[flow/run.sh]
#!/bin/bash
# the make line also repeats each setting of config.mk as NAME=value (left out here)
make -C /OpenROAD-flow-scripts/flow DESIGN_CONFIG=/design/flow/config.mk WORK_HOME=/design/flow/orfs CLKGATE_MAP_FILE= finish
[flow/config.mk]
export PLATFORM = sky130hd
export DESIGN_NAME = eth_rx
export DESIGN_NICKNAME = eth_rx
export VERILOG_FILES = /design/flow/design.v
export SDC_FILE = /design/flow/constraint.sdc
export NUM_CORES = 4
export LEC_CHECK = 0
export CAP_MARGIN = 20
export CELL_PAD_IN_SITES_DETAIL_PLACEMENT = 2
export CORE_MARGIN = 4
export CORE_UTILIZATION = 15
export CTS_CLUSTER_SIZE = 81
export GPL_ROUTABILITY_DRIVEN = 1
export GPL_TIMING_DRIVEN = 1
export HOLD_SLACK_MARGIN = 0.21
export MAX_ROUTING_LAYER = met4
export MIN_ROUTING_LAYER = met1
export PLACE_DENSITY = 0.9
export SETUP_SLACK_MARGIN = 1.86
export SLEW_MARGIN = 20
export TNS_END_PERCENT = 30
[flow/constraint.sdc]
create_clock -name core_clock -period 6.86 [get_ports {i_clk}]
set_input_delay 1.3720 -clock core_clock [delete_from_list [all_inputs] [get_ports {i_clk}]]
set_output_delay 1.3720 -clock core_clock [all_outputs]
set_load 0.01 [all_outputs]
[flow/design.v]
package code_defs_pkg;
    typedef enum logic [1:0]
        { SYNC_DATA = 2'b10
        , SYNC_CTL = 2'b01
        } sync_t;
    typedef enum logic [7:0]
        { BT_IDLE = 8'h1e
        , BT_O4   = 8'h2d
        , BT_S4   = 8'h33
        , BT_O0S4 = 8'h66
        , BT_O0O4 = 8'h55
        , BT_S0   = 8'h78
        , BT_O0   = 8'h4b
        , BT_T0   = 8'h87
        , BT_T1   = 8'h99
        , BT_T2   = 8'haa
        , BT_T3   = 8'hb4
        , BT_T4   = 8'hcc
        , BT_T5   = 8'hd2
        , BT_T6   = 8'he1
        , BT_T7   = 8'hff
        } block_type_t;
    typedef enum logic [6:0]
        { CC_IDLE = 7'b00
        , CC_LPI = 7'h06
        , CC_ERROR = 7'h1e
        , CC_RES0 = 7'h2d
        , CC_RES1 = 7'h33
        , CC_RES2 = 7'h4b
        , CC_RES3 = 7'h55
        , CC_RES4 = 7'h66
        , CC_RES5 = 7'h78
        } control_code_t;
    typedef enum logic [3:0]
        { OC_SEQ = 4'h0
        , OC_SIG = 4'hf
        } o_code_t;
    typedef enum logic [7:0]
        { RS_IDLE = 8'h07
        , RS_LPI = 8'h06
        , RS_START = 8'hfb
        , RS_TERM = 8'hfd
        , RS_ERROR = 8'hfe
        , RS_OSEQ = 8'h9c
        , RS_RES0 = 8'h1c
        , RS_RES1 = 8'h3c
        , RS_RES2 = 8'h7c
        , RS_RES3 = 8'hbc
        , RS_RES4 = 8'hdc
        , RS_RES5 = 8'hf7
        , RS_OSIG = 8'h5c
        } rs_code_t;
    typedef enum logic [7:0]
        { MAC_PRE = 8'h55
        , MAC_SFD = 8'hd5
        } mac_code_t;
    function automatic logic [7:0] control_to_rs_code(logic [6:0] icode);
        case (icode)
            CC_IDLE:    control_to_rs_code = RS_IDLE;
            CC_LPI:     control_to_rs_code = RS_LPI;
            CC_ERROR:   control_to_rs_code = RS_ERROR;
            CC_RES0:    control_to_rs_code = RS_RES0;
            CC_RES1:    control_to_rs_code = RS_RES1;
            CC_RES2:    control_to_rs_code = RS_RES2;
            CC_RES3:    control_to_rs_code = RS_RES3;
            CC_RES4:    control_to_rs_code = RS_RES4;
            CC_RES5:    control_to_rs_code = RS_RES5;
            default: begin
                control_to_rs_code = RS_IDLE;
            end
        endcase
    endfunction
    function automatic logic [3:0] rs_to_cc_ocode (input logic [7:0] rs_code);
        rs_to_cc_ocode = rs_code == RS_OSEQ ? OC_SEQ : OC_SIG;
    endfunction
    function automatic logic [7:0] cc_to_rs_ocode (input logic [3:0] cc_ocode);
        cc_to_rs_ocode = cc_ocode == OC_SEQ ? RS_OSEQ : RS_OSIG;
    endfunction
endpackage
`timescale 1ns/1ps
`default_nettype none
module slicing_crc #(
    parameter int SLICE_LENGTH = 4,
    parameter bit [31:0] INITIAL_CRC = 32'hFFFFFFFF,
    parameter bit INVERT_OUTPUT = 1,
    parameter bit REGISTER_OUTPUT = 1
) (
    input wire i_clk,
    input wire i_reset,
    input wire [8*SLICE_LENGTH-1:0] i_data,
    input wire [SLICE_LENGTH-1:0] i_valid,
    output wire [31:0] o_crc
);
    logic [31:0] crc_reg;
    logic [31:0] crc_next;
    function automatic logic [31:0] crc_byte(input logic [31:0] crc, input logic [7:0] data);
        logic [31:0] c;
        c = crc ^ {24'd0, data};
        for (int b = 0; b < 8; b++) begin
            c = c[0] ? ((c >> 1) ^ 32'hEDB88320) : (c >> 1);
        end
        crc_byte = c;
    endfunction
    always_comb begin
        crc_next = crc_reg;
        for (int n = 0; n < SLICE_LENGTH; n++) begin
            if (i_valid[n]) begin
                crc_next = crc_byte(crc_next, i_data[8*n +: 8]);
            end
        end
    end
    always_ff @(posedge i_clk)
    if (i_reset) begin
        crc_reg <= INITIAL_CRC;
    end else begin
        crc_reg <= crc_next;
    end
    generate if (REGISTER_OUTPUT) begin: l_reg_out
        assign o_crc = INVERT_OUTPUT ? ~crc_reg : crc_reg;
    end else begin: l_comb_out
        assign o_crc = INVERT_OUTPUT ? ~crc_next : crc_next;
    end endgenerate
endmodule
`timescale 1ns/1ps
`default_nettype none
module scrambler #(
    parameter bit DESCRAMBLE = 0,
    localparam int DATA_WIDTH = 32
) (
    input wire i_clk,
    input wire i_reset,
    input wire i_init_done,
    input wire i_pause,
    input wire [DATA_WIDTH-1:0] i_data,
    output wire [DATA_WIDTH-1:0] o_data
);
    /*verilator lint_off UNUSED*/
    logic[127:0] scrambler_data;
    /*verilator lint_on UNUSED*/
    logic [127:0] next_scrambler_data;
    logic [95:0] next_scrambler_data_split;
    always_ff @(posedge i_clk) begin
        if (i_reset || !i_init_done) begin
            scrambler_data <= '1;
        end
        else if (!i_pause) begin
            scrambler_data <= next_scrambler_data;
        end
    end
    assign next_scrambler_data_split = {scrambler_data[DATA_WIDTH +: 128 - DATA_WIDTH]};
    assign next_scrambler_data = DESCRAMBLE ? {i_data, next_scrambler_data_split} :
                                                {o_data, next_scrambler_data_split};
    generate
        for (genvar gi = 0; gi < DATA_WIDTH; gi++) begin: l_assign_odata
            assign o_data[gi] = next_scrambler_data_split[(64-DATA_WIDTH) + 6+gi] ^ next_scrambler_data_split[(64-DATA_WIDTH) + 25+gi] ^ i_data[gi];
        end
    endgenerate
endmodule
`timescale 1ns/1ps
`default_nettype none
module rx_gearbox #(
    parameter bit REGISTER_OUTPUT = 1,
    localparam int DATA_WIDTH = 32,
    localparam int HEADER_WIDTH = 2,
    localparam int SEQUENCE_WIDTH = 6
) (
    input wire i_clk,
    input wire i_reset,
    input wire [DATA_WIDTH-1:0] i_data,
    input wire i_slip,
    output logic [DATA_WIDTH-1:0] o_data,
    output logic [HEADER_WIDTH-1:0] o_header,
    output logic o_data_valid,
    output logic o_header_valid
);
    localparam int BUF_SIZE = 2*DATA_WIDTH + HEADER_WIDTH + 1;  
    logic [SEQUENCE_WIDTH-1:0] gearbox_seq;
    logic half_slip;
    always_ff @(posedge i_clk)
    if (i_reset) begin
        gearbox_seq <= '0;
        half_slip <= '0;
    end else begin
        if (!i_slip) begin
            gearbox_seq <= gearbox_seq < 32 ? gearbox_seq + 1 : '0;
        end
        if (i_slip) begin
            half_slip <= ~half_slip;
        end
    end
    logic [BUF_SIZE-1:0] obuf, next_obuf;
    wire frame_word;
    logic [6:0] current_data_idx;
    function automatic logic [6:0] data_idxs(input logic [SEQUENCE_WIDTH-1:0] seq);
        case (seq)
            0: data_idxs = 0;
            1: data_idxs = 32;
            2: data_idxs = 64;
            3: data_idxs = 30;
            4: data_idxs = 62;
            5: data_idxs = 28;
            6: data_idxs = 60;
            7: data_idxs = 26;
            8: data_idxs = 58;
            9: data_idxs = 24;
            10: data_idxs = 56;
            11: data_idxs = 22;
            12: data_idxs = 54;
            13: data_idxs = 20;
            14: data_idxs = 52;
            15: data_idxs = 18;
            16: data_idxs = 50;
            17: data_idxs = 16;
            18: data_idxs = 48;
            19: data_idxs = 14;
            20: data_idxs = 46;
            21: data_idxs = 12;
            22: data_idxs = 44;
            23: data_idxs = 10;
            24: data_idxs = 42;
            25: data_idxs = 8;
            26: data_idxs = 40;
            27: data_idxs = 6;
            28: data_idxs = 38;
            29: data_idxs = 4;
            30: data_idxs = 36;
            31: data_idxs = 2;
            32: data_idxs = 34;
            default: data_idxs = 0;
        endcase
    endfunction
    assign frame_word = (half_slip) ? !gearbox_seq[0] && gearbox_seq != SEQUENCE_WIDTH'(32) : 
                                        !gearbox_seq[0];
    assign current_data_idx = data_idxs(gearbox_seq);
    generate for (genvar gi = 0; gi < BUF_SIZE; gi++) begin: l_assign_obuf
        always @(*) begin
            next_obuf[gi] = obuf[gi];
            if (gi == BUF_SIZE - 1) begin
                next_obuf[gi] = next_obuf[0];  
            end else begin
                if (frame_word) begin
                    if (gearbox_seq != 0 && gi >= current_data_idx) begin
                        next_obuf[gi] = i_data[gi - current_data_idx];
                    end else if (gi < DATA_WIDTH - gearbox_seq) begin
                        next_obuf[gi] = i_data[gi + gearbox_seq];
                    end
                end else begin
                    if (gi >= current_data_idx && gi < current_data_idx + 32) begin
                        next_obuf[gi] = i_data[gi - current_data_idx];
                    end
                end
            end
        end
    end endgenerate
    always_ff @(posedge i_clk)
    if (i_reset) begin
        obuf <= '0;
    end else begin
        obuf <= next_obuf;
    end
    wire [DATA_WIDTH-1:0] odata_int;
    wire [HEADER_WIDTH-1:0] oheader_int;
    wire odata_valid_int;
    wire oheader_valid_int;
    assign odata_valid_int = half_slip ? gearbox_seq != 31 : gearbox_seq != 0;
    assign oheader_int = half_slip ? next_obuf[2:1] : next_obuf[1:0];
    assign oheader_valid_int = !frame_word && odata_valid_int;
    assign odata_int = half_slip ? (!frame_word ? next_obuf[34:3] : next_obuf[66:35]) :
                               (!frame_word ? next_obuf[33:2] : next_obuf[65:34]);
    generate if (REGISTER_OUTPUT) begin: l_register_output
        always_ff @(posedge i_clk)
        if (i_reset) begin
            o_data_valid <= '0;
            o_header <= '0;
            o_header_valid <= '0;
            o_data <= '0;
        end else begin
            o_data_valid <= odata_valid_int;
            o_header <= (oheader_valid_int) ? oheader_int : o_header;
            o_header_valid <= oheader_valid_int;
            o_data <= (odata_valid_int) ? odata_int : o_data;
        end
    end else begin: l_comb_output
        assign o_data_valid = odata_valid_int;
        assign o_header = oheader_int;
        assign o_header_valid = oheader_valid_int;
        assign o_data = odata_int;
    end endgenerate
endmodule
`timescale 1ns/1ps
`default_nettype none
module lock_state(
    input wire i_clk,
    input wire i_reset,
    input wire [1:0] i_header,
    input wire i_valid,
    output wire o_slip
);
    typedef enum logic[3:0] { LOCK_INIT, RESET_CNT, TEST_SH,
        VALID_SH, INVALID_SH, GOOD_64, SLIP} lock_state_t;
    lock_state_t state, next_state;
    /*verilator lint_off UNUSED*/
    logic rx_block_lock, test_sh, slip_done;
    /*verilator lint_on UNUSED*/
    logic [15:0] sh_cnt, sh_invalid_cnt;
    wire sh_valid;
    assign sh_valid = (i_header[1] ^ i_header[0]);
    assign o_slip = (state == SLIP);
    always_ff @(posedge i_clk) begin
        if (i_reset) begin
            state <= LOCK_INIT;
        end else begin
            state <= next_state;
        end
    end
    always_comb begin
        case (state)
            LOCK_INIT: begin
                next_state = RESET_CNT;
            end
            RESET_CNT: begin
                next_state = TEST_SH;
            end
            TEST_SH: begin
                if (!i_valid) begin
                    next_state = TEST_SH;
                end if (sh_valid) begin
                    next_state = VALID_SH;
                end else begin
                    next_state = INVALID_SH;
                end
            end
            VALID_SH: begin
                if (!i_valid) begin
                    next_state = VALID_SH;
                end if (sh_cnt == 64 && sh_invalid_cnt == 0) begin
                    next_state = GOOD_64;
                end else if (sh_cnt == 64 && sh_invalid_cnt != 0) begin
                    next_state = RESET_CNT;
                end else if (sh_cnt < 64 && !sh_valid) begin
                    next_state = INVALID_SH;
                end else begin
                    next_state = VALID_SH;
                end
            end
            INVALID_SH: begin
                if (!i_valid) begin
                    next_state = INVALID_SH;
                end if (sh_cnt == 64 && sh_invalid_cnt < 16) begin
                    next_state = RESET_CNT;
                end else if (sh_invalid_cnt == 16) begin
                    next_state = SLIP;
                end else if (sh_cnt < 64 && !sh_valid) begin
                    next_state = INVALID_SH;
                end else begin
                    next_state = VALID_SH;
                end
            end
            GOOD_64: begin
                next_state = RESET_CNT;
            end
            SLIP: begin
                next_state = RESET_CNT;
            end
            default: begin
                next_state = LOCK_INIT;
            end
            endcase
    end
    always_ff @(posedge i_clk) begin
        if (i_reset) begin
            rx_block_lock <= 1'b0;
            test_sh <= 1'b0;
            sh_cnt <= 0;
            sh_invalid_cnt <= 0;
            slip_done <= 1'b0;
        end else begin
            case (state)
                LOCK_INIT: begin
                    rx_block_lock <= 1'b0;
                    test_sh <= 1'b0;
                end
                RESET_CNT: begin
                    sh_cnt <= 0;
                    sh_invalid_cnt <= 0;
                    slip_done <= 1'b0;
                end
                TEST_SH: begin
                    test_sh <= 1'b0;
                end
                VALID_SH: begin
                    sh_cnt <= (i_valid) ? sh_cnt + 1 : sh_cnt;
                end
                INVALID_SH: begin
                    sh_cnt <= (i_valid) ? sh_cnt + 1 : sh_cnt;
                    sh_invalid_cnt <= (i_valid) ? sh_invalid_cnt + 1 : sh_invalid_cnt;
                end
                GOOD_64: begin
                    rx_block_lock <= 1'b0;
                end
                SLIP: begin
                    rx_block_lock <= 1'b0;
                end
                default: begin
                    rx_block_lock <= 1'b0;
                    test_sh <= 1'b0;
                    sh_cnt <= 0;
                    sh_invalid_cnt <= 0;
                    slip_done <= 1'b0;
                end
            endcase
        end
    end
endmodule
`timescale 1ns/1ps
`default_nettype none
import code_defs_pkg::*;
module decoder #(
    localparam int DATA_WIDTH = 32,
    localparam int DATA_NBYTES = DATA_WIDTH / 8
) (
    input wire i_reset,
    input wire i_rxc,
    input wire [DATA_WIDTH-1:0] i_rxd,
    input wire [1:0] i_rx_header,
    input wire i_rx_data_valid,
    input wire i_rx_header_valid,
    output wire [DATA_WIDTH-1:0] o_rxd,
    output wire [DATA_NBYTES-1:0] o_rxctl
);
    typedef struct packed {
        logic [63:0] odata;
        logic [7:0] octl;
        logic frame_valid;
    } xgmii_data_ctl_t;
    logic [DATA_WIDTH-1:0] delayed_i_rxd;
    wire [63:0] internal_irxd;
    xgmii_data_ctl_t decoded_frame;
    wire output_decode_frame;
    /*verilator lint_off UNUSED*/
    logic [63:0] internal_orxd;
    logic [7:0] internal_orxctl;
    wire frame_valid;
    /*verilator lint_on UNUSED*/
    always_ff @(posedge i_rxc) begin
        if (i_reset) begin
            delayed_i_rxd <= '0;
            internal_orxd <= '0;
            internal_orxctl <= '0;
        end else begin
            if (i_rx_data_valid) begin
                delayed_i_rxd <= i_rxd;
                if (output_decode_frame) begin  
                    internal_orxd <= decoded_frame.odata;
                    internal_orxctl <= decoded_frame.octl;
                end
            end
        end
    end
    assign internal_irxd = {i_rxd, delayed_i_rxd};
    assign output_decode_frame = !i_rx_header_valid  && i_rx_data_valid;  
    assign frame_valid = decoded_frame.frame_valid;
    assign o_rxd = !output_decode_frame ? internal_orxd[32 +: 32] : decoded_frame.odata[0 +: 32];
    assign o_rxctl = !output_decode_frame ? internal_orxctl[4 +: 4] : decoded_frame.octl[0 +: 4];
    function automatic logic [7:0] local_control_to_rs_code(input logic [6:0] icode);
        case (icode)
            CC_IDLE:    local_control_to_rs_code = RS_IDLE;
            CC_LPI:     local_control_to_rs_code = RS_LPI;
            CC_ERROR:   local_control_to_rs_code = RS_ERROR;
            CC_RES0:    local_control_to_rs_code = RS_RES0;
            CC_RES1:    local_control_to_rs_code = RS_RES1;
            CC_RES2:    local_control_to_rs_code = RS_RES2;
            CC_RES3:    local_control_to_rs_code = RS_RES3;
            CC_RES4:    local_control_to_rs_code = RS_RES4;
            CC_RES5:    local_control_to_rs_code = RS_RES5;
            default: begin
                local_control_to_rs_code = RS_IDLE;
            end
        endcase
    endfunction
    function automatic logic [7:0] local_cc_to_rs_ocode(input logic [3:0] cc_ocode);
        local_cc_to_rs_ocode = cc_ocode == OC_SEQ ? RS_OSEQ : RS_OSIG;
    endfunction
    function automatic logic [63:0] control_code_to_rs_lane(input logic [63:0] idata, input bit [7:0] lanes);
        control_code_to_rs_lane = {8{RS_ERROR}};
        for (int i = 0; i < 8; i++) begin
            if (lanes[7-i] == 1) begin
                control_code_to_rs_lane[8*i +: 8] = local_control_to_rs_code(idata[8 + (7*i) +: 7]);
            end
        end
    endfunction
    function automatic logic [72:0] decode_frame(input logic [63:0] idata, input logic [1:0] iheader);
        logic [63:0] odata;
        logic [7:0] octl;
        logic frame_valid;
        odata = '0;
        octl = '0;
        frame_valid = 1;
        if (iheader == SYNC_DATA) begin
            odata = idata;
            octl = '0;
        end else begin
            case (idata[7:0])
                BT_IDLE: begin
                    odata = control_code_to_rs_lane(idata, 8'hFF);
                    octl = '1;
                end
                BT_O4: begin
                    odata = control_code_to_rs_lane(idata, 8'hF0);
                    odata[63:40] = idata[63:40];
                    odata[39:32] = local_cc_to_rs_ocode(idata[39:36]);
                    octl = 8'h1F;
                end
                BT_S4: begin
                    odata = control_code_to_rs_lane(idata, 8'hF0);
                    odata[63:40] = idata[63:40];
                    odata[39:32] = RS_START;
                    octl = 8'h1F;
                end
                BT_O0S4: begin
                    odata[63:40] = idata[63:40];
                    odata[39:32] = RS_START;
                    odata[31: 8] = idata[31: 8];
                    odata[ 7: 0] = local_cc_to_rs_ocode(idata[35:32]);
                    octl = 8'h11;
                end
                BT_O0O4: begin
                    odata[63:40] = idata[63:40];
                    odata[39:32] = local_cc_to_rs_ocode(idata[35:32]);
                    odata[31: 8] = idata[31: 8];
                    odata[ 7: 0] = local_cc_to_rs_ocode(idata[39:36]);
                    octl = 8'h11;
                end
                BT_S0: begin
                    odata[63: 8] = idata[63: 8];
                    odata[ 7: 0] = RS_START;
                    octl = 8'h01;
                end
                BT_O0: begin
                    odata = control_code_to_rs_lane(idata, 8'h0F);
                    odata[31: 8] = idata[31: 8];
                    odata[ 7: 0] = local_cc_to_rs_ocode(idata[35:32]);
                    octl = 8'hF1;
                end
                BT_T0: begin
                    odata = control_code_to_rs_lane(idata, 8'h7F);
                    odata[ 7: 0] = RS_TERM;
                    octl = 8'hFF;
                end
                BT_T1: begin
                    odata = control_code_to_rs_lane(idata, 8'h3F);
                    odata[ 7: 0] = idata[15: 8];
                    odata[15: 8] = RS_TERM;
                    octl = 8'hFE;
                end
                BT_T2: begin
                    odata = control_code_to_rs_lane(idata, 8'h1F);
                    odata[15: 0] = idata[23: 8];
                    odata[23:16] = RS_TERM;
                    octl = 8'hFC;
                end
                BT_T3: begin
                    odata = control_code_to_rs_lane(idata, 8'h0F);
                    odata[23: 0] = idata[31: 8];
                    odata[31:24] = RS_TERM;
                    octl = 8'hF8;
                end
                BT_T4: begin
                    odata = control_code_to_rs_lane(idata, 8'h07);
                    odata[31: 0] = idata[39: 8];
                    odata[39:32] = RS_TERM;
                    octl = 8'hF0;
                end
                BT_T5: begin
                    odata = control_code_to_rs_lane(idata, 8'h03);
                    odata[39: 0] = idata[47: 8];
                    odata[47:40] = RS_TERM;
                    octl = 8'hE0;
                end
                BT_T6: begin
                    odata = control_code_to_rs_lane(idata, 8'h01);
                    odata[47: 0] = idata[55: 8];
                    odata[55:48] = RS_TERM;
                    octl = 8'hC0;
                end
                BT_T7: begin
                    odata[55: 0] = idata[63: 8];
                    odata[63:56] = RS_TERM;
                    octl = 8'h80;
                end
                default: begin
                    octl = 8'hFF;
                    odata[63:0] = {8{RS_ERROR}};
                    frame_valid = 0;
                end
            endcase
        end
        decode_frame = {odata, octl, frame_valid};
    endfunction
    assign decoded_frame = decode_frame(internal_irxd, i_rx_header);
endmodule
`timescale 1ns/1ps
`default_nettype none
import code_defs_pkg::*;
module rx_mac #(
    localparam int DATA_WIDTH = 32,
    localparam int DATA_NBYTES = DATA_WIDTH / 8
) (
    input wire i_reset,
    input wire i_clk,
    input wire [DATA_WIDTH-1:0] i_xgmii_rxd,
    input wire [DATA_NBYTES-1:0] i_xgmii_rxc,
    input wire i_phy_rx_valid,
    input wire [DATA_NBYTES-1:0] i_term_loc,
    output logic [DATA_WIDTH-1:0] m00_axis_tdata,
    output logic [DATA_NBYTES-1:0] m00_axis_tkeep,
    output logic m00_axis_tvalid,
    output logic m00_axis_tlast,
    output logic m00_axis_tuser
);
    typedef enum logic[1:0] {IDLE, PREAMBLE, DATA, TERM} rx_state_t;
    rx_state_t rx_state, rx_next_state;
    wire sfd_found;
    logic [DATA_NBYTES-1:0] start_keep;
    logic sfd_found_del;
    wire start_valid;
    wire term_found;
    wire [DATA_NBYTES-1:0] term_keep;
    wire ctl_found;
    wire data_invalid;
    wire  rx_crc_reset;
    logic [DATA_WIDTH-1:0] rx_crc_input_del;
    logic [31:0] rx_calc_crc;
    logic [31:0] rx_captured_crc;
    logic [DATA_NBYTES-1:0] crc_input_valid;
    logic [DATA_NBYTES-1:0] rx_crc_input_valid_del;
    always_ff @(posedge i_clk)
    if (i_reset) begin
        rx_state <= IDLE;
    end else begin
        rx_state <= rx_next_state;
    end
    always @(*) begin
        m00_axis_tdata = i_xgmii_rxd;
        case (rx_state)
            IDLE: begin
                rx_next_state = (sfd_found) ? DATA : IDLE;
                m00_axis_tvalid = '0;
                m00_axis_tlast = '0;
                m00_axis_tkeep = '0;
                m00_axis_tuser = '0;
            end
            DATA: begin
                if (i_phy_rx_valid && (term_found || ctl_found || data_invalid)) begin
                    rx_next_state = IDLE;
                end else begin
                    rx_next_state = DATA;
                end
                m00_axis_tvalid = i_phy_rx_valid && !data_invalid && (!sfd_found_del || (sfd_found_del && start_valid));
                m00_axis_tlast = rx_next_state == IDLE;
                m00_axis_tkeep = sfd_found_del ? start_keep :
                                    term_found ? term_keep  :
                                                '1;
                m00_axis_tuser = term_found && (rx_calc_crc == rx_captured_crc);
            end
            default: begin
                rx_next_state = IDLE;
                m00_axis_tvalid = '0;
                m00_axis_tlast = '0;
                m00_axis_tkeep = '0;
                m00_axis_tuser = '0;
            end
        endcase
    end
    assign ctl_found = |i_xgmii_rxc;
    assign data_invalid = (i_xgmii_rxc[3] && i_xgmii_rxd[31:24] == RS_ERROR) ||
                            (i_xgmii_rxc[2] && i_xgmii_rxd[23:16] == RS_ERROR) ||
                            (i_xgmii_rxc[1] && i_xgmii_rxd[15: 8] == RS_ERROR) ||
                            (i_xgmii_rxc[0] && i_xgmii_rxd[ 7: 0] == RS_ERROR);
    assign sfd_found = i_phy_rx_valid && (i_xgmii_rxd == {{3{8'h55}}, RS_START}) && (i_xgmii_rxc == 4'b1);
    always_ff @(posedge i_clk)  
    if (i_reset) begin
        sfd_found_del <= '0;
    end else begin
        sfd_found_del <= (i_phy_rx_valid) ? sfd_found : sfd_found_del;
    end
    assign term_found = |i_term_loc;
    assign start_keep = 4'b0000;
    assign start_valid = 1'b0;  
    generate for (genvar gi = 0; gi < DATA_NBYTES; gi++) begin: l_term_keep
        assign term_keep[gi] = (1 << gi) < i_term_loc ? 1'b1 : 1'b0;
    end endgenerate
    always_ff @(posedge i_clk)
    if (i_reset) begin
        rx_crc_input_del <= '0;
        rx_crc_input_valid_del <= '0;
    end else begin
        rx_crc_input_del <= i_phy_rx_valid ? m00_axis_tdata : rx_crc_input_del;
        rx_crc_input_valid_del <= i_phy_rx_valid ? m00_axis_tkeep : rx_crc_input_valid_del;
    end
    always @(*) begin
        if (!i_phy_rx_valid) begin
            crc_input_valid = {DATA_NBYTES{1'b0}};
        end else if (!term_found) begin
            crc_input_valid = rx_crc_input_valid_del;
        end else begin
            case (i_term_loc)
                1: crc_input_valid = 4'b0000;
                2: crc_input_valid = 4'b0001;
                4: crc_input_valid = 4'b0011;
                8: crc_input_valid = 4'b0111;
                default: crc_input_valid = 4'b1111;
            endcase
        end
        case (i_term_loc)
            1: rx_captured_crc = rx_crc_input_del;
            2: rx_captured_crc = {i_xgmii_rxd[0+:8], rx_crc_input_del[8+:24]};
            4: rx_captured_crc = {i_xgmii_rxd[0+:16], rx_crc_input_del[16+:16]};
            8: rx_captured_crc = {i_xgmii_rxd[0+:24], rx_crc_input_del[24+:8]};
            default: rx_captured_crc = i_xgmii_rxd;
        endcase
    end
    assign rx_crc_reset = rx_state == IDLE;
    slicing_crc #(
        .SLICE_LENGTH(DATA_NBYTES),
        .INITIAL_CRC(32'hFFFFFFFF),
        .INVERT_OUTPUT(1),
        .REGISTER_OUTPUT(0)
    ) u_rx_crc (
        .i_clk(i_clk),
        .i_reset(rx_crc_reset),
        .i_data(rx_crc_input_del),
        .i_valid(crc_input_valid),
        .o_crc(rx_calc_crc)
    );
endmodule
`timescale 1ns/1ps
`default_nettype none
import code_defs_pkg::*;
module eth_rx (
    input wire i_clk,
    input wire i_reset,
    input wire [31:0] i_xver_rx_data,
    output logic [31:0] m00_axis_tdata,
    output logic [3:0] m00_axis_tkeep,
    output logic m00_axis_tvalid,
    output logic m00_axis_tlast,
    output logic m00_axis_tuser
);
    wire [31:0] rx_gearbox_data_out, rx_descrambled_data;
    wire [1:0] rx_header;
    wire rx_data_valid, rx_header_valid;
    wire rx_gearbox_slip;
    wire [31:0] rx_decoded_data;
    wire [3:0] rx_decoded_ctl;
    rx_gearbox #(.REGISTER_OUTPUT(1))
    u_rx_gearbox (
        .i_clk(i_clk),
        .i_reset(i_reset),
        .i_data(i_xver_rx_data),
        .i_slip(rx_gearbox_slip),
        .o_data(rx_gearbox_data_out),
        .o_header(rx_header),
        .o_data_valid(rx_data_valid),
        .o_header_valid(rx_header_valid)
    );
    lock_state u_lock_state(
        .i_clk(i_clk),
        .i_reset(i_reset),
        .i_header(rx_header),
        .i_valid(rx_header_valid),
        .o_slip(rx_gearbox_slip)
    );
    scrambler #(
        .DESCRAMBLE(1)
    ) u_descrambler(
        .i_clk(i_clk),
        .i_reset(i_reset),
        .i_init_done(!i_reset),
        .i_pause(!rx_data_valid),
        .i_data(rx_gearbox_data_out),
        .o_data(rx_descrambled_data)
    );
    decoder u_decoder(
        .i_reset(i_reset),
        .i_rxc(i_clk),
        .i_rxd(rx_descrambled_data),
        .i_rx_header(rx_header),
        .i_rx_data_valid(rx_data_valid),
        .i_rx_header_valid(rx_header_valid),
        .o_rxd(rx_decoded_data),
        .o_rxctl(rx_decoded_ctl)
    );
    wire [3:0] early_term_loc;
    generate for (genvar gi = 0; gi < 4; gi++) begin: l_early_term_loc
        assign early_term_loc[gi] = rx_data_valid && rx_decoded_data[gi*8 +: 8] == RS_TERM && rx_decoded_ctl[gi];
    end endgenerate
    logic [31:0] xgmii_rx_data;
    logic [3:0] xgmii_rx_ctl;
    logic phy_rx_valid;
    logic [3:0] term_loc;
    always_ff @(posedge i_clk)
    if (i_reset) begin
        xgmii_rx_data <= '0;
        xgmii_rx_ctl <= '0;
        phy_rx_valid <= '0;
        term_loc <= '0;
    end else begin
        xgmii_rx_data <= rx_decoded_data;
        xgmii_rx_ctl <= rx_decoded_ctl;
        phy_rx_valid <= rx_data_valid;
        term_loc <= early_term_loc;
    end
    wire [31:0] rx_tdata;
    wire [3:0] rx_tkeep;
    wire rx_tvalid;
    wire rx_tlast;
    wire rx_tuser;
    rx_mac u_rx (
        .i_reset(i_reset),
        .i_clk(i_clk),
        .i_xgmii_rxd(xgmii_rx_data),
        .i_xgmii_rxc(xgmii_rx_ctl),
        .i_phy_rx_valid(phy_rx_valid),
        .i_term_loc(term_loc),
        .m00_axis_tdata(rx_tdata),
        .m00_axis_tkeep(rx_tkeep),
        .m00_axis_tvalid(rx_tvalid),
        .m00_axis_tlast(rx_tlast),
        .m00_axis_tuser(rx_tuser)
    );
    always_ff @(posedge i_clk)
    if (i_reset) begin
        m00_axis_tdata <= '0;
        m00_axis_tkeep <= '0;
        m00_axis_tvalid <= '0;
        m00_axis_tlast <= '0;
        m00_axis_tuser <= '0;
    end else begin
        m00_axis_tdata <= rx_tdata;
        m00_axis_tkeep <= rx_tkeep;
        m00_axis_tvalid <= rx_tvalid;
        m00_axis_tlast <= rx_tlast;
        m00_axis_tuser <= rx_tuser;
    end
endmodule
==> results of run 1 <==
per-layer routing:
layer,vias to the layer above,GRT usage,part of all wire
met1,23000,0.184,0.31
li1,17500,-,-
met4,0,0.195,0.14
met2,5173,0.289,0.41
met3,3011,0.0937,0.14
met5,-,-,0
cell type report:
type / instances / area, µm²
diodes: 62 / 155
fillers: 28100 / 196000
flip-flops and latches: 431 / 8700
inverters: 80 / 300
clock buffers: 56 / 1280
well taps: 3202 / 4010
clock inverters: 30 / 319
multi-input cells: 3897 / 29100
repair buffers: 418 / 3790
metrics by stage:
step / TNS (ps) / util / worst slack, ps / cell area [µm²] / hold WS (ps)
global route: -2280 / 0.196 / -969 / 47700 / 515
finish: -7080 / 0.196 / -1250 / 47700 / 486
floorplan: 0 / - / 1720 / 37000 / 414
detailed placement: 0 / 0.169 / 98.5 / 41300 / 473
CTS: 0 / 0.183 / 1190 / 44700 / 478
global placement: 0 / 0.169 / 690 / 41300 / 417
repair_timing:
| action | in CTS | in global routing |
|---|---|---|
| gates cloned | 0 | 0 |
| pin swaps | 69 | 94 |
| setup endpoints to repair | 60 | 91 |
| resized | 171 | 270 |
| buffers inserted | 106 | 142 |
==> results.cfg, run 1 <==
; yosys + openroad results
[status]
status = failed layout checks
so.violations = max-capacitance violations, max-slew violations, negative setup slack

[timing]
fin_crit_ps = 8110
grt_setup_unrepaired = true
tightest_slew_ps = 1940
slew_violations = 19
max_freq_mhz = 123
setup_violations = 19
postLayoutSetupSlackWorst_ps = -1250
relSlewSlack = -0.309
finalCritPeriodShare = 1.18
hold_viol_final = 0
clock_skew_ps = 47.8

[critical_path]
critical_path.top_delay_family = AND-OR/OR-AND gates
start_kind = flop
cp-endpoint = m00_axis_tuser$_SDFF_PP0_
critPathSlowestCell = o21ai_0
end_kind = flop
path_depth = 19
r2r-end = m00_axis_tuser$_SDFF_PP0_
critPathLaunch = term_loc[2]$_SDFF_PP0_
path_cells = buf_4 > buf_4 > o21ai_0 > nand2_1 > o21ai_4 > buf_4 > nor2_1 > and4_1 > a311oi_1 > nand3_1 > buf_4 > xor2_2 > xor2_4 > xnor3_2 > a21oi_1 > a31oi_1 > nor4_1 > nand4_1 > a2111oi_4
cp_common_cell = buf_4
crit_type = reg2reg
ff2ff_path_depth = 19
rrSetupSlack_ps = -1250
worstPathArrival_ps = 8690
r2r-start = term_loc[2]$_SDFF_PP0_
crit_fanout = 33
critical-path-max-stage-delay_ps = 1470
crit_buf_inv = 4
worstPathRequired_ps = 7430

[pwr]
sw_frac_of_total = 0.477
clkPwrFrac = 0.277
pg_comb_w = 0.00452
p_per_area_nw_per_um2 = 221
pwr-share-seq = 0.295
p_leak_nw = 16.8
powerClk_w = 0.00292
power_switching_w = 0.00503
maxPowerGroup = combinational cells
intPower_w = 0.00552
p_total_w = 0.0105
irDropWorstVdd_uv = 177
pwr-share-comb = 0.429
seq-power_w = 0.00311

[drt]
ant_nets = 0
num_vias = 48600
dr.pass1.iters = 10
wl_per_cell_um = 34.2
drt_iter0_drc = 8064
drt_drc_violations_left = 0
drt-total-wl_um = 280000
viasPerCell = 5.95

[synth]
synthFlopType = dfxtp_1
synth.top_cells.by_count = nor2_1, nand2_1, dfxtp_1, a21oi_1, clkbuf_1
postSynthSeqShare = 0.234
largest_area_cell = dfxtp_1
synthSimpleGateAreaFrac = 0.226
synthesis.area_um2 = 36800
edf_count = 0
ys_types = 103
ys_warn_count = 43
ys_sh_mux = 0.120
fa_ha_area_frac = 0.0132
synth.logic.top_family = simple AND/OR/NAND/NOR gates
synth.avg_cell_area_um2 = 7.74
synthAoiAreaFrac = 0.215
ys_ff = 431
netlist.area_leader.share = 0.234
syn_nets = 4826
syn_inst = 4754
ys_chip_area_um2 = 36800
xor_area_frac = 0.147
async_flop_share = 0
ys_cells = 4754
synth.most_common_cell = nor2_1
yosys-top-cells-area = dfxtp_1, mux2i_1, xnor2_1, nor2_1, nand2_1

[clocking]
numCtsBuffers = 46
htree_num_levels = 2
hold_buffers = 0
clockBufferDepth = 3
clk_pin_slew_ps = 80
clock_latency_ps = 710
cts-root-buf = clkbuf_16
tritoncts = built
clkSinkCount = 431

[floorplanning]
core_um2 = 244000
chipArea_um2 = 253000
die_w_um = 503
fp_util = 0.151
rows = 181
die_h_um = 503
pin_count = 73

[global_route]
first_global_vias = 49900
grt_pass1_wl_um = 360000
antenna_found_initial = 48
grt_max_degree = 167
grt_use_total = 0.196
gr-total-overflow = 0

[placement]
dpl.hpwl_um = 168000
portBuffers = 72
dpl.cell_count = 7777
place_congestion = 1.12

[layout]
nets = 4946
layout.cells.non_filler = 8176
syn_to_final_growth_pct = 29.5

[min_path]
holdPathStages = 2
min_from = u_decoder.internal_orxctl[4]$_SDFFE_PP0P_
worstHoldEndpoint = u_decoder.internal_orxctl[4]$_SDFFE_PP0P_
hold_class = reg2reg

[flow_run]
cap_violations = 6
warning_count = 61
==> run 2, diff against run 1 <==
Settings changed: CAP_MARGIN 20 to 35, CELL_PAD_IN_SITES_DETAIL_PLACEMENT 2 to unset, CORE_MARGIN 4 to 10, CORE_UTILIZATION 15 to 69, CTS_CLUSTER_SIZE 81 to unset, GPL_ROUTABILITY_DRIVEN 1 to 0, GPL_TIMING_DRIVEN 1 to 0, HOLD_SLACK_MARGIN 0.21 to unset, MIN_ROUTING_LAYER met1 to met2, PLACE_DENSITY 0.9 to unset, SETUP_SLACK_MARGIN 1.86 to 1.4, TNS_END_PERCENT 30 to 10.
Clock period 6.86 ns to 6.22 ns, I/O delays scaled along.
==> results.cfg, run 2 <==
; flow metrics
[synth]
synthesis.area_um2 = 36800
yosys-top-cells-area = dfxtp_1, mux2i_1, xnor2_1, nor2_1, nand2_1
synth.top_cells.by_count = nor2_1, nand2_1, dfxtp_1, a21oi_1, clkbuf_1
synth.logic.top_family = simple AND/OR/NAND/NOR gates
xor_area_frac = 0.147
ys_types = 103
fa_ha_area_frac = 0.0132
postSynthSeqShare = 0.234
netlist.area_leader.share = 0.234
syn_nets = 4826
synthSimpleGateAreaFrac = 0.226
ys_ff = 431
edf_count = 0
synth.avg_cell_area_um2 = 7.74
ys_warn_count = 43
ys_sh_mux = 0.120
largest_area_cell = dfxtp_1
ys_cells = 4754
async_flop_share = 0
synth.most_common_cell = nor2_1
ys_chip_area_um2 = 36800
syn_inst = 4754
synthFlopType = dfxtp_1
synthAoiAreaFrac = 0.215

[floorplanning]
die_w_um = 251
fp_util = 0.699
rows = 84
pin_count = 73
chipArea_um2 = 63000
die_h_um = 251
core_um2 = 52700

[clocking]
clockBufferDepth = 3
hold_buffers = 0
clkSinkCount = 431
cts-root-buf = clkbuf_16
htree_num_levels = 2
numCtsBuffers = 47

[status]
status = stopped before the end
error_message = [ERROR GRT-0116] Global routing finished with congestion. Check the congestion regions in the DRC Viewer.
lastStage = 5_1_grt

[placement]
dpl.cell_count = 5526
place_area_um2 = 38700
dpl.hpwl_um = 117000
portBuffers = 69

[global_route]
gr-total-overflow = 2238
grt_use_total = 0.978
## run 2: timing repair
item                       in CTS
setup endpoints to repair     136
resized                       217
pin swaps                      82
setup buffers                 113
## run 2: routing by layer
layer	overflow	track usage
met1	-	-
met2	401	0.947
met4	344	0.870
met3	1493	1.08
met5	-	-
## run 2: metrics by stage
stage,worst slack [ps],hold slack (ps),utilization
3_3_place_gp,-537,436,0.732
3_5_place_dp,-618,455,0.735
2_1_floorplan,1080,414,-
4_1_cts,615,461,0.803
==> run 3, diff against run 2 <==
Settings changed: CAP_MARGIN 35 to 20, CORE_MARGIN 10 to 2, CORE_UTILIZATION 69 to 59, GPL_ROUTABILITY_DRIVEN 0 to unset, GPL_TIMING_DRIVEN 0 to unset, MAX_ROUTING_LAYER met4 to unset, MIN_ROUTING_LAYER met2 to unset, PLACE_DENSITY set to 0.43, SETUP_SLACK_MARGIN 1.4 to unset, TNS_END_PERCENT 10 to unset.
Clock period 6.22 ns to 4.37 ns, I/O delays scaled along.
==> results.cfg, run 3 <==
; yosys + openroad results
[status]
status = failed layout checks
so.violations = negative setup slack

[global_route]
use_met3 = 0.109
grt_max_degree = 139
grt_pass1_wl_um = 231000
antenna_found_initial = 2
gr-total-overflow = 0
use_met1 = 0.586
first_global_vias = 37600
grt_use_total = 0.472
grtUsageMet2 = 0.722
top_usage_layer = met2

[synth]
ys_types = 103
synthesis.area_um2 = 36800
synthAoiAreaFrac = 0.215
synth.avg_cell_area_um2 = 7.74
yosys-top-cells-area = dfxtp_1, mux2i_1, xnor2_1, nor2_1, nand2_1
ys_warn_count = 43
netlist.area_leader.share = 0.234
ys_ff = 431
xor_area_frac = 0.147
syn_inst = 4754
edf_count = 0
synthFlopType = dfxtp_1
synth.most_common_cell = nor2_1
fa_ha_area_frac = 0.0132
ys_cells = 4754
syn_nets = 4826
async_flop_share = 0
largest_area_cell = dfxtp_1
postSynthSeqShare = 0.234
ys_sh_mux = 0.120
synth.logic.top_family = simple AND/OR/NAND/NOR gates
synthSimpleGateAreaFrac = 0.226
synth.top_cells.by_count = nor2_1, nand2_1, dfxtp_1, a21oi_1, clkbuf_1
ys_chip_area_um2 = 36800

[critical_path]
crit_fanout = 4
critical-path-max-stage-delay_ps = 520
critical_path.top_delay_family = XOR/XNOR gates
crit_type = reg2reg
worstPathRequired_ps = 4900
start_kind = flop
end_kind = flop
critPathSlowestCell = or4_4
critPathLaunch = u_rx.u_rx_crc.crc_reg[4]$_SDFF_PP1_
rrSetupSlack_ps = -1160
r2r-end = m00_axis_tuser$_SDFF_PP0_
r2r-start = u_rx.u_rx_crc.crc_reg[4]$_SDFF_PP1_
cp-endpoint = m00_axis_tuser$_SDFF_PP0_
crit_buf_inv = 2
ff2ff_path_depth = 19
path_depth = 19
path_cells = xnor2_4 > xor3_2 > or4_4 > o2111a_2 > nand2_2 > xor3_2 > buf_6 > xnor3_1 > mux2_4 > buf_6 > xnor3_1 > mux2i_2 > xnor2_1 > a2111oi_0 > o211ai_1 > o31a_1 > nor4_4 > nand4_1 > a2111oi_4
worstPathArrival_ps = 6060

[pwr]
p_total_w = 0.0153
clkPwrFrac = 0.301
p_per_area_nw_per_um2 = 332
pg_comb_w = 0.00603
power_switching_w = 0.00613
pwr-share-seq = 0.304
pwr-share-comb = 0.395
intPower_w = 0.00916
maxPowerGroup = combinational cells
p_leak_nw = 18.1
powerClk_w = 0.00461
seq-power_w = 0.00465
sw_frac_of_total = 0.401
irDropWorstVdd_uv = 334

[timing]
fin_crit_ps = 5530
hold_slack_ps = 449
setup_violations = 30
max_freq_mhz = 181
clock_skew_ps = 22.0
finalCritPeriodShare = 1.27
postLayoutSetupSlackWorst_ps = -1160
relSlewSlack = 0.246
hold_viol_final = 0
tightest_slew_ps = 1120
grt_setup_unrepaired = true
slew_violations = 0

[drt]
dr.pass1.iters = 9
drt_drc_violations_left = 0
drt_iter0_drc = 6293
drt-total-wl_um = 159000
ant_nets = 0
viasPerCell = 6.79
wl_per_cell_um = 26.2
num_vias = 41200

[clocking]
clockBufferDepth = 3
hold_buffers = 0
htree_num_levels = 2
cts-root-buf = clkbuf_16
numCtsBuffers = 49
tritoncts = built
clock_latency_ps = 640
clk_pin_slew_ps = 60
clkSinkCount = 431

[placement]
portBuffers = 72
place_congestion = 1.09
place_area_um2 = 42100
place_ws_ps = -1240
dpl.hpwl_um = 116000

[min_path]
min_from = u_lock_state.state[4]$_DFF_P_
worstHoldEndpoint = u_lock_state.state[2]$_DFF_P_
hold_class = reg2reg
holdPathStages = 1

[layout]
final_area_um2 = 46000
syn_to_final_growth_pct = 25.1
nets = 5261
fillerInstances = 4740

[floorplanning]
die_w_um = 254
core_um2 = 61700
die_h_um = 254
fp_util = 0.597
rows = 91
chipArea_um2 = 64400
pin_count = 73

[flow_run]
warning_count = 59
cap_violations = 0
-- run 3: stage by stage --
step	TNS (ps)	utilization	cells
floorplan	-4240	-	4754
global placement	-16750	0.682	5892
detailed placement	-17990	0.682	5892
CTS	-12000	0.727	6026
global route	-17860	0.746	6066
finish	-14950	0.746	6067
-- run 3: layout make-up --
class	count	area [µm²]	area share
clock inverters	34	470	0.0102
diodes	1	2.50	0.0000543
well taps	837	1050	0.0227
repair buffers	730	6160	0.134
flip-flops and latches	431	8670	0.188
multi-input cells	3897	28100	0.610
inverters	80	300	0.00652
clock buffers	57	1300	0.0282
-- run 3: what timing repair did --
action,4_1_cts,5_1_grt
pin swaps,77,62
endpoints found under the setup margin,33,35
resized,123,154
setup buffers,44,44
-- run 3: layer usage --
metal / up-vias / part of all wire / routed length (µm)
li1: 18100 / - / -
met1: 19200 / 0.36 / 57900
met2: 3078 / 0.43 / 67800
met3: 814 / 0.12 / 19200
met4: 4 / 0.087 / 13800
met5: - / 0.00017 / 27
==> run 4, diff against run 3 <==
Settings changed: CAP_MARGIN 20 to 35, CELL_PAD_IN_SITES_DETAIL_PLACEMENT set to 2, CORE_MARGIN 2 to 7, CORE_UTILIZATION 59 to 51, GPL_ROUTABILITY_DRIVEN set to 0, GPL_TIMING_DRIVEN set to 0, MAX_ROUTING_LAYER set to met4, MIN_ROUTING_LAYER set to met2, PLACE_DENSITY 0.43 to unset, SETUP_SLACK_MARGIN set to 1.4, TNS_END_PERCENT set to 10.
Clock period 4.37 ns to 6.22 ns, I/O delays scaled along.
==> results.cfg, run 4 <==
; flow metrics
[synth]
postSynthSeqShare = 0.234
ys_cells = 4754
synth.top_cells.by_count = nor2_1, nand2_1, dfxtp_1, a21oi_1, clkbuf_1
ys_warn_count = 43
netlist.area_leader.share = 0.234
synthFlopType = dfxtp_1
async_flop_share = 0
fa_ha_area_frac = 0.0132
syn_inst = 4754
edf_count = 0
ys_types = 103
largest_area_cell = dfxtp_1
yosys-top-cells-area = dfxtp_1, mux2i_1, xnor2_1, nor2_1, nand2_1
xor_area_frac = 0.147
synthAoiAreaFrac = 0.215
synth.avg_cell_area_um2 = 7.74
synthesis.area_um2 = 36800
synthSimpleGateAreaFrac = 0.226
syn_nets = 4826
ys_chip_area_um2 = 36800
ys_ff = 431
ys_sh_mux = 0.120
synth.most_common_cell = nor2_1
synth.logic.top_family = simple AND/OR/NAND/NOR gates

[floorplanning]
pin_count = 73
chipArea_um2 = 79900
die_w_um = 283
core_um2 = 71500
rows = 98
die_h_um = 283
fp_util = 0.515

[status]
status = stopped before the end
error_message = [ERROR DPL-0033] detailed placement checks failed during check placement.
lastStage = 3_5_place_dp

[placement]
portBuffers = 69
-- run 4: stage by stage --
| stage | TNS [ps] | total power [W] | area (µm²) |
|---|---|---|---|
| global placement | -1380 | 0.00711 | 38900 |
| floorplan | 0 | 0.00576 | 37000 |
==> run 5, diff against run 4 <==
Settings changed: CAP_MARGIN 35 to 20, CELL_PAD_IN_SITES_DETAIL_PLACEMENT 2 to unset, CORE_MARGIN 7 to 2, CORE_UTILIZATION 51 to 71, GPL_ROUTABILITY_DRIVEN 0 to unset, GPL_TIMING_DRIVEN 0 to unset, MAX_ROUTING_LAYER met4 to unset, MIN_ROUTING_LAYER met2 to unset, PLACE_DENSITY set to 0.41, SETUP_SLACK_MARGIN 1.4 to unset, TNS_END_PERCENT 10 to unset.
Clock period 6.22 ns to 6.55 ns, I/O delays scaled along.
==> results.cfg, run 5 <==
; yosys + openroad results
[status]
status = no timing/DRC/antenna violations

[pwr]
seq-power_w = 0.00313
pwr-share-comb = 0.370
irDropWorstVdd_uv = 270
maxPowerGroup = combinational cells
sw_frac_of_total = 0.398
power_switching_w = 0.00401
pwr-share-seq = 0.311
clkPwrFrac = 0.319
powerClk_w = 0.00321
intPower_w = 0.00606
p_leak_nw = 14.9
p_per_area_nw_per_um2 = 252
pg_comb_w = 0.00373
p_total_w = 0.0101

[placement]
place_ws_ps = 168
dpl.hpwl_um = 105000
place_congestion = 1.11
place_area_um2 = 38000
portBuffers = 72
dpl.cell_count = 5268

[critical_path]
path_cells = xnor2_4 > xnor3_1 > mux2i_1 > or2_2 > xnor2_4 > xor3_2 > a21oi_4 > xnor2_1 > a21oi_4 > xnor3_1 > nor3_1 > or2_1 > xor3_2 > a32oi_1 > o2111ai_1 > a2111o_1 > a2111oi_2
crit_buf_inv = 0
r2r-end = m00_axis_tuser$_SDFF_PP0_
end_kind = flop
critical-path-max-stage-delay_ps = 560
crit_fanout = 10
r2r-start = u_rx.rx_crc_input_del[0]$_SDFFE_PP0P_
start_kind = flop
rrSetupSlack_ps = 200
worstPathArrival_ps = 6870
crit_type = reg2reg
cp-endpoint = m00_axis_tuser$_SDFF_PP0_
critPathLaunch = u_rx.rx_crc_input_del[0]$_SDFFE_PP0P_
worstPathRequired_ps = 7060
critPathSlowestCell = xnor3_1
ff2ff_path_depth = 17
path_depth = 17
critical_path.top_delay_family = XOR/XNOR gates

[drt]
wl_per_cell_um = 27.9
drt_drc_violations_left = 0
num_vias = 40100
ant_nets = 0
dr.pass1.iters = 13
drt_iter0_drc = 8166
drt-total-wl_um = 150000
viasPerCell = 7.46

[clocking]
clockBufferDepth = 3
htree_num_levels = 2
numCtsBuffers = 49
cts-root-buf = clkbuf_16
clock_latency_ps = 650
hold_buffers = 0
tritoncts = built
clk_pin_slew_ps = 60
clkSinkCount = 431

[timing]
clock_skew_ps = 45.6
relSlewSlack = 0.226
setup-tns-final_ps = 0
finalCritPeriodShare = 0.970
slew_violations = 0
tightest_slew_ps = 1150
postLayoutSetupSlackWorst_ps = 197
grt_setup_unrepaired = false
fin_crit_ps = 6350
max_freq_mhz = 157
setup_violations = 0
hold_viol_final = 0

[synth]
fa_ha_area_frac = 0.0132
ys_sh_mux = 0.120
ys_types = 103
xor_area_frac = 0.147
yosys-top-cells-area = dfxtp_1, mux2i_1, xnor2_1, nor2_1, nand2_1
synthFlopType = dfxtp_1
ys_warn_count = 43
synth.avg_cell_area_um2 = 7.74
syn_inst = 4754
async_flop_share = 0
netlist.area_leader.share = 0.234
synth.most_common_cell = nor2_1
syn_nets = 4826
synth.top_cells.by_count = nor2_1, nand2_1, dfxtp_1, a21oi_1, clkbuf_1
postSynthSeqShare = 0.234
synthesis.area_um2 = 36800
synthSimpleGateAreaFrac = 0.226
ys_cells = 4754
synth.logic.top_family = simple AND/OR/NAND/NOR gates
edf_count = 0
largest_area_cell = dfxtp_1
ys_ff = 431
synthAoiAreaFrac = 0.215
ys_chip_area_um2 = 36800

[layout]
fillerInstances = 3569
final_area_um2 = 40000
layout.cells.non_filler = 5370
nets = 4719
syn_to_final_growth_pct = 8.65

[global_route]
gr-total-overflow = 0
grt_pass1_wl_um = 224000
grt_use_total = 0.540
grt_max_degree = 97
antenna_found_initial = 7
first_global_vias = 36900

[min_path]
worstHoldEndpoint = u_decoder.internal_orxd[53]$_SDFFE_PP0P_
min_from = u_decoder.internal_orxd[53]$_SDFFE_PP0P_
holdPathStages = 2
hold_class = reg2reg

[flow_run]
warning_count = 53
cap_violations = 0

[floorplanning]
rows = 83
pin_count = 73
core_um2 = 51300
fp_util = 0.718
die_w_um = 232
chipArea_um2 = 53700
die_h_um = 232
[run 5: routing by layer]
metal,vias to the layer above,wire length [µm],global-route usage,share of wire
met1,18100,50500,0.648,0.34
li1,17000,-,-,-
met4,8,15300,0.408,0.10
met2,3767,61000,0.788,0.41
met3,1181,23100,0.199,0.15
met5,-,51,0,0.00034
[run 5: through the flow]
step / hold WS (ps) / utilization
final: 463 / 0.780
after global routing: 483 / 0.779
after CTS: 458 / 0.776
after detailed placement: 437 / 0.741
after global placement: 422 / 0.741
after floorplan: 414 / -
[run 5: area by class of cell]
cell class,count,area (µm²),share of cell area
Multi-Input combinational cell,3897,26700,0.669
Timing Repair Buffer,188,1620,0.0404
Tap cell,680,851,0.0213
Sequential cell,431,8640,0.216
Clock buffer,70,1430,0.0357
Inverter,80,300,0.00751
Antenna cell,5,12.5,0.000313
Clock inverter,19,413,0.0103
[run 5: what timing repair did]
action                     4_1_cts  5_1_grt
hold endpoints to repair         0        0
resized                          0        3
setup buffers                    0        6
setup endpoints to repair        0        1
==> run 6, diff against run 5 <==
Settings changed: CORE_UTILIZATION 71 to 66, PLACE_DENSITY 0.41 to unset, SETUP_SLACK_MARGIN set to -0.31.
Clock period 6.55 ns to 5.32 ns, I/O delays scaled along.
==> results.cfg, run 6 <==
; yosys + openroad results
[status]
status = failed layout checks
so.violations = negative setup slack

[pwr]
seq-power_w = 0.00386
powerClk_w = 0.00357
clkPwrFrac = 0.296
power_switching_w = 0.00487
maxPowerGroup = combinational cells
intPower_w = 0.00720
p_leak_nw = 16.3
sw_frac_of_total = 0.403
irDropWorstVdd_uv = 341
pwr-share-seq = 0.320
pwr-share-comb = 0.384
p_per_area_nw_per_um2 = 285
pg_comb_w = 0.00463

[timing]
setup_violations = 1
relSlewSlack = 0.160
finalCritPeriodShare = 1.05
clock_skew_ps = 27.8
tightest_slew_ps = 1250
postLayoutSetupSlackWorst_ps = -247
slew_violations = 0
max_freq_mhz = 180
fin_crit_ps = 5570
setup-tns-final_ps = -247
grt_setup_unrepaired = true
hold_viol_final = 0

[floorplanning]
chipArea_um2 = 57700
die_w_um = 240
core_um2 = 55100
pin_count = 73
rows = 86
fp_util = 0.668
die_h_um = 240

[synth]
synthFlopType = dfxtp_1
ys_ff = 431
synth.logic.top_family = simple AND/OR/NAND/NOR gates
ys_warn_count = 43
synth.avg_cell_area_um2 = 7.74
fa_ha_area_frac = 0.0132
synthAoiAreaFrac = 0.215
largest_area_cell = dfxtp_1
syn_nets = 4826
synthSimpleGateAreaFrac = 0.226
yosys-top-cells-area = dfxtp_1, mux2i_1, xnor2_1, nor2_1, nand2_1
ys_types = 103
edf_count = 0
synth.most_common_cell = nor2_1
ys_chip_area_um2 = 36800
netlist.area_leader.share = 0.234
async_flop_share = 0
xor_area_frac = 0.147
synthesis.area_um2 = 36800
postSynthSeqShare = 0.234
ys_sh_mux = 0.120
syn_inst = 4754
synth.top_cells.by_count = nor2_1, nand2_1, dfxtp_1, a21oi_1, clkbuf_1
ys_cells = 4754

[critical_path]
ff2ff_path_depth = 19
crit_fanout = 7
crit_type = reg2reg
critical-path-max-stage-delay_ps = 440
worstPathArrival_ps = 6080
end_kind = flop
critical_path.top_delay_family = AND-OR/OR-AND gates
r2r-start = u_rx.u_rx_crc.crc_reg[8]$_SDFF_PP1_
rrSetupSlack_ps = -250
critPathLaunch = u_rx.u_rx_crc.crc_reg[8]$_SDFF_PP1_
cp-endpoint = m00_axis_tuser$_SDFF_PP0_
crit_buf_inv = 2
path_cells = xnor3_1 > a211o_1 > a211oi_4 > buf_4 > xor2_1 > xnor2_1 > a211o_1 > and3_1 > buf_4 > mux2_2 > nor4_4 > nor3_4 > xnor2_4 > xnor2_4 > xor3_2 > a32oi_1 > o2111ai_1 > a2111o_1 > a2111oi_4
start_kind = flop
worstPathRequired_ps = 5840
path_depth = 19
critPathSlowestCell = xnor3_1
r2r-end = m00_axis_tuser$_SDFF_PP0_

[placement]
dpl.hpwl_um = 111000
place_area_um2 = 40200
portBuffers = 72
place_ws_ps = -269
place_congestion = 1.12

[drt]
dr.pass1.iters = 13
viasPerCell = 7.05
num_vias = 40300
drt_drc_violations_left = 0
ant_nets = 0
drt-total-wl_um = 151000
wl_per_cell_um = 26.5
drt_iter0_drc = 6953

[flow_run]
cap_violations = 0
warning_count = 56

[clocking]
tritoncts = built
cts-root-buf = clkbuf_16
hold_buffers = 0
htree_num_levels = 2
numCtsBuffers = 46
clock_latency_ps = 620
clockBufferDepth = 3
clk_pin_slew_ps = 80
clkSinkCount = 431

[min_path]
hold_class = reg2reg
holdPathStages = 1
min_from = u_lock_state.state[4]$_DFF_P_
worstHoldEndpoint = u_lock_state.state[2]$_DFF_P_

[global_route]
grt_use_total = 0.507
gr-total-overflow = 0
antenna_found_initial = 6
grt_max_degree = 83
first_global_vias = 36300
grt_pass1_wl_um = 223000

[layout]
nets = 4995
post-route-util = 0.769
final_area_um2 = 42400
syn_to_final_growth_pct = 15.1
-- run 6: per-stage QoR --
step	total power, W	std cells	hold WS (ps)
3_5_place_dp	0.00820	5613	448
4_1_cts	0.0117	5699	453
3_3_place_gp	0.00813	5613	416
2_1_floorplan	0.00673	4754	414
5_1_grt	0.0124	5709	462
6_report	0.0121	5712	449
-- run 6: routing by layer --
| metal | track usage | wire (µm) |
|---|---|---|
| met5 | 0.0407 | 102 |
| met4 | 0.289 | 11000 |
| met3 | 0.223 | 26100 |
| met1 | 0.645 | 54500 |
| met2 | 0.706 | 59600 |
-- run 6: area by class of cell --
type | instances | area [µm²]
clock buffers | 60 | 1290
inverters | 80 | 300
well taps | 748 | 936
multi-input cells | 3897 | 27100
clock inverters | 26 | 343
fillers | 4096 | 12700
repair buffers | 467 | 3800
flip-flops and latches | 431 | 8640
diodes | 3 | 7.51
-- run 6: repair_timing --
action / CTS / global route
resized: 2 / 77
pin swaps: 0 / 27
setup endpoints to repair: 1 / 1
hold endpoints to repair: 0 / 0
setup buffers: 0 / 12
==> run 7, diff against run 6 <==
Settings changed: ABC_AREA set to 1, CAP_MARGIN 20 to 15, CELL_PAD_IN_SITES_GLOBAL_PLACEMENT set to 3, CORE_UTILIZATION 66 to 32, GPL_TIMING_DRIVEN set to 0, MAX_ROUTING_LAYER set to met5, MIN_ROUTING_LAYER set to met2, PLACE_DENSITY set to 0.77, SETUP_SLACK_MARGIN -0.31 to 0.93.
Clock period 5.32 ns to 7.42 ns, I/O delays scaled along.
==> results.cfg, run 7 <==
; flow metrics
[clocking]
hold_buffers = 0
numCtsBuffers = 54
post-cts-setup-buffers = 0
clockBufferDepth = 3
cts_resized = 0
cts-root-buf = clkbuf_16
htree_num_levels = 2
clkSinkCount = 431

[synth]
xor_area_frac = 0.0387
fa_ha_area_frac = 0.0132
ys_ff = 431
synthSimpleGateAreaFrac = 0.388
synth.logic.top_family = simple AND/OR/NAND/NOR gates
ys_types = 69
ys_chip_area_um2 = 36000
synthFlopType = dfxtp_1
syn_inst = 6159
yosys-top-cells-area = dfxtp_1, nand2_1, nand3_1, o21ai_0, inv_1
synthAoiAreaFrac = 0.212
edf_count = 0
synth.avg_cell_area_um2 = 5.84
ys_cells = 6159
largest_area_cell = dfxtp_1
synth.top_cells.by_count = nand2_1, inv_1, nand3_1, o21ai_0, nor2_1
ys_warn_count = 43
ys_sh_mux = 0.00974
syn_nets = 6231
async_flop_share = 0
synthesis.area_um2 = 36000
synth.most_common_cell = nand2_1
netlist.area_leader.share = 0.240
postSynthSeqShare = 0.240

[floorplanning]
die_w_um = 339
core_um2 = 112000
fp_util = 0.321
pin_count = 73
rows = 123
die_h_um = 339
chipArea_um2 = 115000

[placement]
place_area_um2 = 38600
place_congestion = 1.16
portBuffers = 72
dpl.hpwl_um = 174000

[status]
lastStage = 5_1_grt
error_message = [ERROR GRT-0116] Global routing finished with congestion. Check the congestion regions in the DRC Viewer.
status = stopped before the end

[global_route]
grt_use_total = 0.597
gr-total-overflow = 2
## run 7: metrics by stage
step,cells,setup slack (ps)
global placement,7731,936
floorplan,6159,3680
CTS,7826,1280
detailed placement,7731,1330
## run 7: routing by layer
layer	overflow	track usage
met2	0	0.656
met5	0	0.339
met3	2	0.725
met4	0	0.318
met1	-	-
==> run 8, diff against run 7 <==
Settings changed: CAP_MARGIN 15 to 35, CELL_PAD_IN_SITES_DETAIL_PLACEMENT set to 1, CELL_PAD_IN_SITES_GLOBAL_PLACEMENT 3 to 2, CORE_ASPECT_RATIO set to 0.81, CORE_UTILIZATION 32 to 29, CTS_CLUSTER_DIAMETER set to 215, GPL_TIMING_DRIVEN 0 to 1, MAX_ROUTING_LAYER met5 to met4, MIN_ROUTING_LAYER met2 to unset, PLACE_DENSITY 0.77 to unset, SETUP_SLACK_MARGIN 0.93 to unset, SLEW_MARGIN 20 to 5.
Clock period 7.42 ns to 4.25 ns, I/O delays scaled along.
==> results.cfg, run 8 <==
; yosys + openroad results
[floorplanning]
core_um2 = 123000
die_w_um = 395
rows = 116
pin_count = 73
die_h_um = 321
fp_util = 0.292
chipArea_um2 = 127000

[min_path]
holdPathStages = 2
min_from = u_lock_state.state[4]$_DFF_P_
worstHoldEndpoint = u_lock_state.state[2]$_DFF_P_
hold_class = reg2reg

[global_route]
grt_max_degree = 135
gr-total-overflow = 0
grt_use_total = 0.340
first_global_vias = 44300
grt_pass1_wl_um = 312000
antenna_found_initial = 9

[pwr]
p_leak_nw = 21.9
intPower_w = 0.00956
pwr-share-seq = 0.275
sw_frac_of_total = 0.455
p_per_area_nw_per_um2 = 369
p_total_w = 0.0175
power_switching_w = 0.00798
irDropWorstVdd_uv = 331
maxPowerGroup = combinational cells
seq-power_w = 0.00482
powerClk_w = 0.00485
pwr-share-comb = 0.448
pg_comb_w = 0.00786
clkPwrFrac = 0.277

[synth]
netlist.area_leader.share = 0.240
synth.most_common_cell = nand2_1
syn_inst = 6159
synthAoiAreaFrac = 0.212
synth.top_cells.by_count = nand2_1, inv_1, nand3_1, o21ai_0, nor2_1
synthFlopType = dfxtp_1
edf_count = 0
synthSimpleGateAreaFrac = 0.388
synthesis.area_um2 = 36000
postSynthSeqShare = 0.240
syn_nets = 6231
ys_warn_count = 43
async_flop_share = 0
synth.avg_cell_area_um2 = 5.84
ys_ff = 431
fa_ha_area_frac = 0.0132
synth.logic.top_family = simple AND/OR/NAND/NOR gates
ys_sh_mux = 0.00974
ys_types = 69
largest_area_cell = dfxtp_1
yosys-top-cells-area = dfxtp_1, nand2_1, nand3_1, o21ai_0, inv_1
xor_area_frac = 0.0387
ys_cells = 6159
ys_chip_area_um2 = 36000

[clocking]
hold_buffers = 0
numCtsBuffers = 55
tritoncts = built
clock_latency_ps = 680
clk_pin_slew_ps = 70
clkSinkCount = 431
clockBufferDepth = 3
htree_num_levels = 2
cts-root-buf = clkbuf_16

[timing]
grt_setup_unrepaired = true
clock_skew_ps = 45.3
hold_viol_final = 0
relSlewSlack = 0.403
slew_violations = 0
setup_violations = 1
postLayoutSetupSlackWorst_ps = -121
max_freq_mhz = 229
tightest_slew_ps = 888
finalCritPeriodShare = 1.03
fin_crit_ps = 4370

[drt]
viasPerCell = 5.42
num_vias = 45800
drt-total-wl_um = 216000
ant_nets = 0
wl_per_cell_um = 25.6
drt_drc_violations_left = 0
drt_iter0_drc = 4303
dr.pass1.iters = 5

[placement]
dpl.hpwl_um = 173000
portBuffers = 72
place_congestion = 0.996
place_ws_ps = -574

[critical_path]
critical_path.top_delay_family = simple AND/OR/NAND/NOR gates
crit_buf_inv = 7
r2r-end = m00_axis_tuser$_SDFF_PP0_
cp-endpoint = m00_axis_tuser$_SDFF_PP0_
worstPathRequired_ps = 4870
crit_type = reg2reg
ff2ff_path_depth = 40
start_kind = flop
rrSetupSlack_ps = -120
cp_common_cell = nand2_1
crit_fanout = 6
path_depth = 40
critical-path-max-stage-delay_ps = 340
r2r-start = term_loc[0]$_SDFF_PP0_
critPathSlowestCell = dfxtp_2
worstPathArrival_ps = 4990
end_kind = flop
critPathLaunch = term_loc[0]$_SDFF_PP0_

[status]
status = failed layout checks
so.violations = negative setup slack

[flow_run]
warning_count = 61
cap_violations = 0

[layout]
fillerInstances = 16200
syn_to_final_growth_pct = 31.9
nets = 6839
[run 8: layer usage]
layer,global-route usage,wire [µm],share of wire,vias to the layer above
li1,-,-,-,21700
met1,0.506,109000,0.50,22500
met2,0.480,87600,0.41,1376
met3,0.0541,15500,0.072,197
met4,0.0608,3950,0.018,0
met5,-,0,0,-
[run 8: what timing repair did]
item	in CTS	in global routing
pin swaps	120	104
cloned	2	1
setup endpoints to repair	18	28
gates resized	346	190
setup buffers	56	27
[run 8: layout make-up]
cell class,instances,area (µm²),area share
multi-input cells,4815,25600,0.541
flip-flops and latches,431,8670,0.183
repair buffers,801,6730,0.142
inverters,662,2510,0.0529
well taps,1652,2070,0.0436
clock buffers,73,1530,0.0323
clock inverters,23,268,0.00564
diodes,6,15.0,0.000316
repair inverters,1,7.51,0.000158
[run 8: through the flow]
stage	area [µm²]	TNS, ps	utilization	cells	hold WS, ps
global route	47400	-915	0.385	8463	431
global placement	42900	-2810	0.348	8276	392
floorplan	36000	0	-	6159	388
detailed placement	43000	-3170	0.348	8277	408
CTS	46500	-8.02	0.377	8430	414
finish	47500	-121	0.385	8464	416
No activity file was given, so power comes from the tool's default toggle rates.
